==> v17 <==
==> flow/design.v (excerpt) <==
module adpll_ctr
   (
    input                     rst,
    input                     clk,
    input                     valid,
    input [5-1:0] address,
    input [26-1:0] wdata,
    input                     wstrb,
    output [1:0]              rdata,
    output reg                ready,
    input                     data_mod,  
    output                    dco_pd,
    output reg [1:0]          dco_osc_gain,
    output [4:0]              dco_c_l_rall,
    output [4:0]              dco_c_l_row,
    output [4:0]              dco_c_l_col,
    output [15:0]             dco_c_m_rall,
    output [15:0]             dco_c_m_row,
    output [15:0]             dco_c_m_col,
    output [15:0]             dco_c_s_rall,
    output [15:0]             dco_c_s_row,
    output [15:0]             dco_c_s_col,
    output                    tdc_pd,
    output                    tdc_pd_inj,
    output reg [2:0]          tdc_ctr_freq,
    input [6:0]               tdc_ripple_count,
    input [15:0]              tdc_phase
    );
make LEC_CHECK=0 CAP_MARGIN=20 CELL_PAD_IN_SITES_GLOBAL_PLACEMENT=0 CORE_MARGIN=2 CORE_UTILIZATION=56 GPL_ROUTABILITY_DRIVEN=1 GPL_TIMING_DRIVEN=0 PLACE_DENSITY=0.37 SETUP_SLACK_MARGIN=-2.0 SLEW_MARGIN=30 TNS_END_PERCENT=55 finish   # period 34.9 ns
run.sh (not shown) runs the stock make flow with config.mk's settings and CLKGATE_MAP_FILE=.
==> inputs of v18, as changes to v17 <==
Settings changed: CELL_PAD_IN_SITES_GLOBAL_PLACEMENT 0 to default, CORE_UTILIZATION 56 to 68, GPL_ROUTABILITY_DRIVEN 1 to default, GPL_TIMING_DRIVEN 0 to default, MAX_ROUTING_LAYER from default to met4, PLACE_DENSITY 0.37 to default, SETUP_SLACK_MARGIN -2.0 to default, SLEW_MARGIN 30 to 20, TNS_END_PERCENT 55 to 80.
==> flow/constraint.sdc (replaced) <==
create_clock -name core_clock -period 32.3 [get_ports {clk}]
set_input_delay 6.4600 -clock core_clock [delete_from_list [all_inputs] [get_ports {clk}]]
set_output_delay 6.4600 -clock core_clock [all_outputs]
set_load 0.01 [all_outputs]
==> inputs of v9, as changes to v17 <==
Settings changed: CELL_PAD_IN_SITES_GLOBAL_PLACEMENT 0 to default, CORE_UTILIZATION 56 to 40, GPL_ROUTABILITY_DRIVEN 1 to default, GPL_TIMING_DRIVEN 0 to default, PLACE_DENSITY 0.37 to 0.6, SETUP_SLACK_MARGIN -2.0 to default, SLEW_MARGIN 30 to 20, TNS_END_PERCENT 55 to default.
==> flow/constraint.sdc (replaced) <==
create_clock -name core_clock -period 40.0 [get_ports {clk}]
set_input_delay 8.0000 -clock core_clock [delete_from_list [all_inputs] [get_ports {clk}]]
set_output_delay 8.0000 -clock core_clock [all_outputs]
set_load 0.01 [all_outputs]
==> comparison table <==
Final total negative setup slack: v17 -2.45 ns; v9 0 ns; v18 -
Worst-path clk slew: v17 0.06 ns; v9 0.07 ns; v18 -
Number of well taps: v17 1,060; v9 1,512; v18 -
Final hold vios: v17 0; v9 0; v18 -
Reg-to-Reg End: v17 adpll_ctr0.row_col_cod_l.col[4]; v9 adpll_ctr0.row_col_cod_l.col[4]; v18 -
Chip Height: v17 290 um; v9 343 um; v18 264 um
Buffers added on ports: v17 176; v9 180; v18 180
Worst Setup End Kind: v17 output port; v9 output port; v18 -
Run status: v17 failed layout checks; v9 no timing/DRC/antenna violations; v18 did not finish
Last stage reached: v17 -; v9 -; v18 5_1_grt
Violated checks: v17 setup timing; v9 -; v18 -
Count of max-cap constraint violations: v17 0; v9 0; v18 -
Fillers: v17 6,949; v9 11,400; v18 -
First element of the critical path: v17 data_mod; v9 data_mod; v18 -
Utilization after layout: v17 0.661; v9 0.458; v18 -
Worst min path class: v17 reg -> async; v9 reg -> async; v18 -
Tightest hold margin: v17 0.467 ns; v9 0.327 ns; v18 -
Buffers outside the clock class: v17 592; v9 369; v18 -
DRC Markers: v17 0; v9 0; v18 -
Ratio of final minimum period to clock period: v17 1.07; v9 0.971; v18 -
Critical Path End: v17 rdata[0]; v9 rdata[0]; v18 -
Post-detailed-route wirelength per cell: v17 27.2 um; v9 21.8 um; v18 -

========
==> 03-28: inputs <==
Starting RTL as in the previous note.
export LEC_CHECK = 0
export CAP_MARGIN = 10
export CELL_PAD_IN_SITES_DETAIL_PLACEMENT = 1
export CORE_ASPECT_RATIO = 1.08
export CORE_MARGIN = 7
export CORE_UTILIZATION = 62
export GPL_ROUTABILITY_DRIVEN = 1
export MAX_ROUTING_LAYER = met5
export SLEW_MARGIN = 20
create_clock -name core_clock -period 59.4 [get_ports {clk}]
==> 02-23 (differences from 03-28) <==
==> flow/config.mk (replaced) <==
export PLATFORM = sky130hd
export DESIGN_NAME = adpll_ctr
export DESIGN_NICKNAME = adpll_ctr
export VERILOG_FILES = /design/flow/design.v
export SDC_FILE = /design/flow/constraint.sdc
export NUM_CORES = 4
export LEC_CHECK = 0
export CAP_MARGIN = 20
export CELL_PAD_IN_SITES_DETAIL_PLACEMENT = 1
export CORE_MARGIN = 10
export CORE_UTILIZATION = 40
export CTS_CLUSTER_SIZE = 88
export HOLD_SLACK_MARGIN = 0.04
export MIN_ROUTING_LAYER = met1
export PLACE_DENSITY = 0.43
export SETUP_SLACK_MARGIN = 5.0
export SLEW_MARGIN = 20
==> flow/constraint.sdc (replaced) <==
create_clock -name core_clock -period 40.0 [get_ports {clk}]
set_input_delay 8.0000 -clock core_clock [delete_from_list [all_inputs] [get_ports {clk}]]
set_output_delay 8.0000 -clock core_clock [all_outputs]
set_load 0.01 [all_outputs]
==> 12-25 (differences from 03-28) <==
==> flow/config.mk (replaced) <==
export PLATFORM = sky130hd
export DESIGN_NAME = adpll_ctr
export DESIGN_NICKNAME = adpll_ctr
export VERILOG_FILES = /design/flow/design.v
export SDC_FILE = /design/flow/constraint.sdc
export NUM_CORES = 4
export LEC_CHECK = 0
export CAP_MARGIN = 20
export CORE_MARGIN = 2
export CORE_UTILIZATION = 68
export MAX_ROUTING_LAYER = met4
export PLACE_DENSITY = 0.6
export SETUP_SLACK_MARGIN = 5.0
export SLEW_MARGIN = 20
==> flow/constraint.sdc (replaced) <==
create_clock -name core_clock -period 40.0 [get_ports {clk}]
set_input_delay 8.0000 -clock core_clock [delete_from_list [all_inputs] [get_ports {clk}]]
set_output_delay 8.0000 -clock core_clock [all_outputs]
set_load 0.01 [all_outputs]
==> qor.yml <==
outcome:
  outcome: "no timing/DRC/antenna violations"
clock_tree:
  cts_resized: 490
place:
  gp_congestion: 1.10
  postPlaceCellArea_um2: 48400
  dp_slack_ns: -0.836
  dpl.cell_count: 6485
global_routing:
  grtUsageMet1: 0.597
  track_usage: 0.488
floorplanning:
  die_height_um: 264
The numbers above come from 12-25.

==> qor.yml <==
place:
  postPlaceCellArea_um2: 49500
  gp_congestion: 0.951
  dp_slack_ns: 0.129
  dpl.cell_count: 7162
clock_tree:
  cts_resized: 581
drt:
  ant_nets: 0
global_routing:
  grtUsageMet1: 0.373
  track_usage: 0.287
outcome:
  outcome: "no timing/DRC/antenna violations"
floorplanning:
  die_height_um: 359
The numbers above come from 02-23.

==> qor.yml <==
outcome:
  failed_stage: "5_1_grt"
  outcome: "stopped before the end"
  error: "[ERROR GRT-0232] Routing congestion too high. Check the congestion heatmap in the GUI."
place:
  dp_slack_ns: 8.49
  gp_congestion: 1.05
  postPlaceCellArea_um2: 48200
  dpl.cell_count: 6529
synthesis:
  synth_cell_types: 121
floorplanning:
  die_height_um: 297
clock_tree:
  clock_sinks: 482
  cts_resized: 0
global_routing:
  track_usage: 0.747
  grtUsageMet1: 0.733
The numbers above come from 03-28.


========
==> inputs of branch harbor <==
adpll_ctr again, from the RTL that the note above started with.
export LEC_CHECK = 0
export CAP_MARGIN = 25
export CORE_MARGIN = 2
export CORE_UTILIZATION = 45
export MAX_ROUTING_LAYER = met4
export MIN_ROUTING_LAYER = met1
export PLACE_DENSITY_LB_ADDON = 0.24
export SLEW_MARGIN = 20
export TNS_END_PERCENT = 15
create_clock -name core_clock -period 40.4 [get_ports {clk}]
==> branch fjord: changes against branch harbor <==
CAP_MARGIN = 0   (was 25)
CORE_UTILIZATION = 71   (was 45)
MIN_ROUTING_LAYER = not set   (was met1)
PLACE_DENSITY = 0.67   (was not set)
PLACE_DENSITY_LB_ADDON = not set   (was 0.24)
TNS_END_PERCENT = 5   (was 15)
==> flow/constraint.sdc (replaced) <==
create_clock -name core_clock -period 32.3 [get_ports {clk}]
set_input_delay 6.4600 -clock core_clock [delete_from_list [all_inputs] [get_ports {clk}]]
set_output_delay 6.4600 -clock core_clock [all_outputs]
set_load 0.01 [all_outputs]
==> results <==
- Branch fjord stopped in global routing (GRT-0232). Branch harbor completed with no timing, DRC or antenna violations.
- Synthesized area is the same in branch harbor and branch fjord.
- In synthesized cell count, branch harbor and branch fjord do not differ.
- Of branch harbor and branch fjord, branch harbor has the higher die size (gap about 60%, measured against branch fjord).

========
==> harbor <==
adpll_ctr again, from the RTL that the note above started with.
clock: 21.8 ns
lec_check: 0
abc_area: 1
cap_margin: 0
core_aspect_ratio: 0.5
core_margin: 2
core_utilization: 72
cts_cluster_diameter: 336
cts_cluster_size: 97
hold_slack_margin: -0.04
place_density: 0.35
setup_slack_margin: -1.93
slew_margin: 20
tns_end_percent: 15
==> quartz (differences from harbor) <==
ABC_AREA = default   (was 1)
CAP_MARGIN = 20   (was 0)
CORE_ASPECT_RATIO = default   (was 0.5)
CTS_CLUSTER_DIAMETER = 41   (was 336)
CTS_CLUSTER_SIZE = 15   (was 97)
HOLD_SLACK_MARGIN = default   (was -0.04)
PLACE_DENSITY = 0.38   (was 0.35)
SETUP_SLACK_MARGIN = 3.47   (was -1.93)
TNS_END_PERCENT = default   (was 15)
==> flow/constraint.sdc (replaced) <==
create_clock -name core_clock -period 12.1 [get_ports {clk}]
set_input_delay 2.4200 -clock core_clock [delete_from_list [all_inputs] [get_ports {clk}]]
set_output_delay 2.4200 -clock core_clock [all_outputs]
set_load 0.01 [all_outputs]
==> willow (differences from harbor) <==
ABC_AREA = default   (was 1)
CAP_MARGIN = 20   (was 0)
CELL_PAD_IN_SITES_DETAIL_PLACEMENT = 1   (was default)
CORE_ASPECT_RATIO = default   (was 0.5)
CORE_UTILIZATION = 40   (was 72)
CTS_CLUSTER_DIAMETER = default   (was 336)
CTS_CLUSTER_SIZE = default   (was 97)
HOLD_SLACK_MARGIN = default   (was -0.04)
PLACE_DENSITY = 0.43   (was 0.35)
SETUP_SLACK_MARGIN = default   (was -1.93)
TNS_END_PERCENT = default   (was 15)
==> flow/constraint.sdc (replaced) <==
create_clock -name core_clock -period 40.0 [get_ports {clk}]
set_input_delay 8.0000 -clock core_clock [delete_from_list [all_inputs] [get_ports {clk}]]
set_output_delay 8.0000 -clock core_clock [all_outputs]
set_load 0.01 [all_outputs]
==> notes <==
- Area after synthesis: willow is larger than harbor (7.6%).
- harbor never finished: it broke off in global routing with GRT-0116. quartz failed in detailed placement, error DPL-0033. willow produced a clean layout.
- Synthesized cell count: willow is smaller than harbor (about 10%).
- The lowest die area belongs to harbor, the highest to willow.
==> figures <==
Status: harbor aborted with a tool error; quartz aborted with a tool error; willow finished clean
Last stage reached: harbor global routing; quartz detailed placement; willow -
# clock sinks: harbor 482; quartz -; willow 482
Placed Instances: harbor 8090; quartz -; willow 7198
DIE WIDTH: harbor 348 um; quartz 256 um; willow 343 um
Gpl congestion: harbor 1.07; quartz 1.16; willow 0.972
Chip Area: harbor 61300 sq um; quartz 65700 sq um; willow 117000 sq um
Vertical die dimension: harbor 176 um; quartz 256 um; willow 343 um
Num rows: harbor 62; quartz 92; willow 124
CTS Hold Bufs: harbor 0; quartz -; willow 0
Post-cts repair resize count: harbor 331; quartz -; willow 2
Distinct cell type count of the synthesized netlist: harbor 85; quartz 121; willow 121
Placement Cell Area: harbor 52900 sq um; quartz -; willow 49700 sq um
Number of setup buffers added after CTS: harbor 92; quartz -; willow 0
Pre-placement core utilization: harbor 73.5%; quartz 72.8%; willow 40.2%
AND-OR/OR-AND Cells, Area Fraction: harbor 18.2%; quartz 24.2%; willow 24.2%
Final HPWL from detailed placement: harbor 124000 um; quartz -; willow 136000 um
Chip area estimate from yosys synthesis: harbor 42600 sq um; quartz 45800 sq um; willow 45800 sq um
Instance count of the mapped netlist: harbor 6307; quartz 5653; willow 5653
Number of buffers on the longest clock path: harbor 3; quartz -; willow 3
Clock buffers created by TritonCTS: harbor 8; quartz -; willow 68

========
==> inputs of ember <==
adpll_ctr again, from the RTL that the note above started with.
clock: 31.2 ns
lec_check: 0
cap_margin: 20
core_margin: 2
core_utilization: 70
max_routing_layer: met4
place_density: 0.6
setup_slack_margin: -0.25
slew_margin: 20
==> lagoon: changes against ember <==
--- a/flow/config.mk
+++ b/flow/config.mk
@@ -9,6 +9,5 @@
 export CORE_MARGIN = 2
-export CORE_UTILIZATION = 70
-export MAX_ROUTING_LAYER = met4
-export PLACE_DENSITY = 0.6
-export SETUP_SLACK_MARGIN = -0.25
+export CORE_UTILIZATION = 58
+export SETUP_SLACK_MARGIN = 5.0
 export SLEW_MARGIN = 20
+export TNS_END_PERCENT = 5
==> flow/constraint.sdc (replaced) <==
create_clock -name core_clock -period 21.8 [get_ports {clk}]
set_input_delay 4.3600 -clock core_clock [delete_from_list [all_inputs] [get_ports {clk}]]
set_output_delay 4.3600 -clock core_clock [all_outputs]
set_load 0.01 [all_outputs]
==> tundra: changes against ember <==
--- a/flow/config.mk
+++ b/flow/config.mk
@@ -9,6 +9,5 @@
 export CORE_MARGIN = 2
-export CORE_UTILIZATION = 70
-export MAX_ROUTING_LAYER = met4
-export PLACE_DENSITY = 0.6
-export SETUP_SLACK_MARGIN = -0.25
+export CORE_UTILIZATION = 72
+export CTS_CLUSTER_SIZE = 15
+export SETUP_SLACK_MARGIN = 3.12
 export SLEW_MARGIN = 20
==> flow/constraint.sdc (replaced) <==
create_clock -name core_clock -period 12.1 [get_ports {clk}]
set_input_delay 2.4200 -clock core_clock [delete_from_list [all_inputs] [get_ports {clk}]]
set_output_delay 2.4200 -clock core_clock [all_outputs]
set_load 0.01 [all_outputs]
==> indigo: changes against ember <==
--- a/flow/config.mk
+++ b/flow/config.mk
@@ -7,8 +7,8 @@
 export LEC_CHECK = 0
-export CAP_MARGIN = 20
+export CAP_MARGIN = 5
 export CORE_MARGIN = 2
-export CORE_UTILIZATION = 70
+export CORE_UTILIZATION = 71
+export CTS_CLUSTER_DIAMETER = 297
 export MAX_ROUTING_LAYER = met4
 export PLACE_DENSITY = 0.6
-export SETUP_SLACK_MARGIN = -0.25
 export SLEW_MARGIN = 20
==> flow/constraint.sdc (replaced) <==
create_clock -name core_clock -period 21.8 [get_ports {clk}]
set_input_delay 4.3600 -clock core_clock [delete_from_list [all_inputs] [get_ports {clk}]]
set_output_delay 4.3600 -clock core_clock [all_outputs]
set_load 0.01 [all_outputs]
==> changes_impl.md <==
### Changed

* Outcome: stopped before the end
* CTS buffer count at 53
* Stop stage: global routing (5_1_grt)
* Placement-stage worst setup slack at -3330 ps
* Error msg: [ERROR GRT-0116] Global routing finished with congestion. Check the congestion regions in the DRC Viewer.
* Number of placed instances, taps included at 7440
* Post-CTS setup buffer count at 105
* Max Root-Sink Buffers at 3
* Met1 track utilization from global routing at 0.756
* Chip Width at 260 um
* Number of buffers inserted by hold repair at cts at 0
The numbers above come from ember.

==> changes_impl.md <==
### Implementation results

* Outcome: finished with violations
* Number of buffers inserted by hold repair at cts at 0
* Layout check faults: negative setup slack
* Met1 track utilization from global routing at 0.535
* Number of placed instances, taps included at 8037
* CTS buffer count at 56
* Endpoints failing setup at 152
* Smallest setup slack after layout at -6220 ps
The numbers above come from lagoon.

==> changes_impl.md <==
### Changed

* Gp weighted congestion at 1.18
* Most instantiated flip-flop cell in the synthesis netlist: sky130_fd_sc_hd__dfrtp_1
* Xor/xnor share at 0.0441
* Most instantiated cells after synthesis: sky130_fd_sc_hd__nand2_1 (691), sky130_fd_sc_hd__nor2_1 (482), sky130_fd_sc_hd__a21oi_1 (424), sky130_fd_sc_hd__dfrtp_1 (420), sky130_fd_sc_hd__o21ai_0 (399)
* Mux frac, synth at 0.108
* Placement-stage worst setup slack at -8210 ps
* Chip Width at 258 um
* Number of placed instances, taps included at 7786
* Area fraction in compound gates after synthesis at 0.242
* Adders+Majority by Area at 0.0989
* Outcome: stopped before the end
* Stop stage: clock tree synthesis (4_1_cts)
* Error msg: [ERROR DPL-0038] Utilization greater than 100%, impossible to legalize
* Count of input and output buffers at 180
* Ys cells at 5653
The numbers above come from indigo.

==> changes_impl.md <==
### Changed

* Outcome: stopped before the end
* Stop stage: detailed placement (3_5_place_dp)
* Error msg: [ERROR DPL-0033] detailed placement checks failed during check placement.
* Mux frac, synth at 0.108
* Area of the core region at 63000 um2
* Adders+Majority by Area at 0.0989
* Average cell area after synthesis at 8.11 um2
* Chip Width at 256 um
* Cell types occupying the most area after synthesis: sky130_fd_sc_hd__dfrtp_1 (23%), sky130_fd_sc_hd__ha_1 (6.2%), sky130_fd_sc_hd__mux2_2 (5.8%)
The numbers above come from tundra.

